Design testpc, start of the top module:
module testpc(
	clock,   
	reset,   
	pc,   
	instruction,   
	mem_data,   
	mem_addr,   
	mem_wdata,   
	mwrite_enable,
	mread_enable,
	regwrite_enable,   
	write_addr,   
	reg_write_data   
	);
	input clock, reset;
	input [15:0] instruction, mem_data;
	output [15:0] pc, mem_addr, mem_wdata;
	output [15:0] reg_write_data;
	output mwrite_enable, mread_enable, regwrite_enable;
	output [2:0] write_addr;
	reg [15:0] pc, read_data1, read_data2, ext_imm_data, alu_result;
	reg [15:0] reg_write_data;
	reg [15:0] jump_addr, branch_addr;
	reg [15:0] mwrite_addr, mread_addr;
	reg [6:0] imm_data;
	reg [2:0] read_addr1, read_addr2, write_addr;
	reg [1:0] result_sel;
	reg regwrite_enable, func_sel, imm_sel, mwrite_enable;
	reg mread_enable, memtoreg_sel, jump_enable, branch_enable;
	reg [15:0] reg_table[0:7];
	reg [15:0] c, temp;
	reg c1, c2, s1;
	wire [15:0] b1;
	wire [15:0] and_result, not_result;
	assign mem_addr = alu_result;
	assign mem_wdata = read_data2;
	always@(posedge clock or negedge reset)
	begin
		if(reset == 1'b0)
			pc <= 16'b0000000000000000;
		else if(branch_enable == 1'b1)
		begin
			if(alu_result == 0)
				pc <= pc + branch_addr;
			else
				pc <= pc + 16'b0000000000000001;
		end
		else if(jump_enable == 1'b1)
			pc <= 16'b0000000000000000 + jump_addr;
		else
			pc <= pc + 16'b0000000000000001;
	end
	always@(instruction)
	begin
		begin
			if(instruction[15:13] == 3'b001 && instruction[3:0] <= 4'b0010)   
			begin
				if(instruction[3:0] == 4'b0000)   
				begin
					read_addr1 = instruction[12:10]; 
					read_addr2 = instruction[9:7];  
					write_addr = instruction[6:4];  
					imm_data = 7'b0000000;
					mwrite_addr = 16'b0000000000000000;
					mread_addr = 16'b0000000000000000;
					jump_addr = 16'b0000000000000000;
					branch_addr = 16'b0000000000000000;
					regwrite_enable = 1'b1;
					func_sel = 1'b0;
					result_sel = 2'b00;
  ...
Size: about 1300 cells after synthesis, about 100 I/O pins.
clock: 12.1 ns
lec_check: 0
cap_margin: 20
core_margin: 2
core_utilization: 72
cts_cluster_diameter: 247
cts_cluster_size: 37
place_density_lb_addon: 0.26
slew_margin: 20
run.sh (not shown) runs the stock make flow with config.mk's settings and CLKGATE_MAP_FILE=.
The first run died in 5_1_grt on GRT-0232.
Edit:
CORE_UTILIZATION = 25   (was 72)
CTS_CLUSTER_DIAMETER = not set   (was 247)
CTS_CLUSTER_SIZE = not set   (was 37)
PLACE_DENSITY_LB_ADDON = not set   (was 0.26)
clock period = 15.8 ns   (was 12.1 ns; I/O delays follow)
Outcome: The changed run ran to the end with no violations. Synthesized area stays the same. Die area climbs to 2.8 times its value. Synthesized cell count does not change.
Edit:
CORE_UTILIZATION = 68   (was 25)
CTS_CLUSTER_DIAMETER = 28   (was not set)
CTS_CLUSTER_SIZE = 33   (was not set)
SETUP_SLACK_MARGIN = 2.19   (was not set)
clock period = 11.0 ns   (was 15.8 ns; I/O delays follow)
The changed run aborted during 5_1_grt.
Die size is lower by about 60%.
Synthesized area stays the same.
Synthesized cell count does not change.
Edit:
CTS_CLUSTER_DIAMETER = not set   (was 28)
CTS_CLUSTER_SIZE = not set   (was 33)
SETUP_SLACK_MARGIN = -0.66   (was 2.19)
Result: Now the flow finished but fails on setup timing. Area after synthesis stays the same. Die size does not change. Synthesized cell count does not change.
Edit:
CTS_CLUSTER_SIZE = 39   (was not set)
SETUP_SLACK_MARGIN = not set   (was -0.66)
clock period = 12.2 ns   (was 11.0 ns; I/O delays follow)
What happened:
- The changed run completed, yet does not pass: setup timing
- power decreases by 13%
- via count decreases by 2.4%
- worst setup slack is better by 660 ps
- sequential share of layout area increases by 0.31 points
- worst hold slack stays flat
- clock-buffer cell count is unchanged


Starting RTL as in the previous note.
clock: 8.77 ns
lec_check: 0
abc_area: 1
cap_margin: 20
core_aspect_ratio: 0.5
core_margin: 2
core_utilization: 66
cts_cluster_diameter: 289
cts_cluster_size: 97
place_density: 0.36
slew_margin: 20
tns_end_percent: 10
The first run aborted during global routing.
Edit:
--- a/flow/config.mk
+++ b/flow/config.mk
@@ -10 +9,0 @@
-export CORE_ASPECT_RATIO = 0.5
@@ -13 +12 @@
-export CTS_CLUSTER_DIAMETER = 289
+export CTS_CLUSTER_DIAMETER = 336
@@ -15 +14 @@
-export PLACE_DENSITY = 0.36
+export PLACE_DENSITY_LB_ADDON = 0.01
@@ -17 +15,0 @@
-export TNS_END_PERCENT = 10
==> flow/constraint.sdc (replaced) <==
create_clock -name core_clock -period 10.7 [get_ports {clock}]
set_input_delay 2.1400 -clock core_clock [delete_from_list [all_inputs] [get_ports {clock}]]
set_output_delay 2.1400 -clock core_clock [all_outputs]
set_load 0.01 [all_outputs]
Outcome:
- With this change the flow finished but failed the layout checks on negative setup slack
- synthesized area is unchanged
- die area shrinks slightly
- synthesized cell count is unchanged
Edit:
--- a/flow/config.mk
+++ b/flow/config.mk
@@ -8 +7,0 @@
-export ABC_AREA = 1
@@ -11,4 +10 @@
-export CORE_UTILIZATION = 66
-export CTS_CLUSTER_DIAMETER = 336
-export CTS_CLUSTER_SIZE = 97
-export PLACE_DENSITY_LB_ADDON = 0.01
+export CORE_UTILIZATION = 40
==> flow/constraint.sdc (replaced) <==
create_clock -name core_clock -period 16.0 [get_ports {clock}]
set_input_delay 3.2000 -clock core_clock [delete_from_list [all_inputs] [get_ports {clock}]]
set_output_delay 3.2000 -clock core_clock [all_outputs]
set_load 0.01 [all_outputs]
Result: Now the flow passed the timing, design-rule and antenna checks. Setup slack is better by 1.3 ns. Hold slack is better by 0.024 ns. Final cell count drops by 18%. Sequential power drops by 33%. Power drops by 30%. Wire length drops by 15%. Core utilization drops by 37 points. Final area drops by 9.6%.
Edit:
--- a/flow/config.mk
+++ b/flow/config.mk
@@ -8 +8,2 @@
-export CAP_MARGIN = 20
+export CAP_MARGIN = 0
+export CORE_ASPECT_RATIO = 0.53
@@ -10 +11,3 @@
-export CORE_UTILIZATION = 40
+export CORE_UTILIZATION = 26
+export CTS_CLUSTER_SIZE = 19
+export GPL_TIMING_DRIVEN = 0
@@ -11,0 +15 @@
+export TNS_END_PERCENT = 40
Final cell count rose by 13%; hold slack degrades by 0.0072 ns; combinational power rose by about 3%; utilization fell by 17 points.
Edit:
==> flow/config.mk (replaced) <==
export PLATFORM = sky130hd
export DESIGN_NAME = testpc
export DESIGN_NICKNAME = testpc
export VERILOG_FILES = /design/flow/design.v
export SDC_FILE = /design/flow/constraint.sdc
export NUM_CORES = 4
export LEC_CHECK = 0
export ABC_AREA = 1
export CAP_MARGIN = 0
export CORE_ASPECT_RATIO = 1.86
export CORE_MARGIN = 7
export CORE_UTILIZATION = 58
export CTS_CLUSTER_DIAMETER = 252
export CTS_CLUSTER_SIZE = 100
export SLEW_MARGIN = 20
export TNS_END_PERCENT = 20
Count of clock-buffer cells in the layout stays the same.
Wire length drops by 16%.
Worst setup slack gains 0.081 ns.
Combinational power goes down by 25%.
Die area came out lower by 45%.
Synthesized cell count is higher by 32%.
Area after synthesis went up by 4.0%.
Edit:
==> flow/config.mk (replaced) <==
export PLATFORM = sky130hd
export DESIGN_NAME = testpc
export DESIGN_NICKNAME = testpc
export VERILOG_FILES = /design/flow/design.v
export SDC_FILE = /design/flow/constraint.sdc
export NUM_CORES = 4
export LEC_CHECK = 0
export ABC_AREA = 1
export CAP_MARGIN = 20
export CELL_PAD_IN_SITES_GLOBAL_PLACEMENT = 0
export CORE_MARGIN = 4
export CORE_UTILIZATION = 40
export CTS_CLUSTER_DIAMETER = 396
export CTS_CLUSTER_SIZE = 98
export PLACE_DENSITY_LB_ADDON = 0.04
export SLEW_MARGIN = 20
export TNS_END_PERCENT = 40
Critical path depth went up by 1.
Area after synthesis is unchanged.
Final cell count came out higher by a few percent.
Register-to-register slack degrades by 0.11 ns.
Core utilization shrinks by 21 points.
Clock skew is higher by 0.0071 ns.
Hold slack is about the same.
Power is estimated from default activity; no workload was simulated.
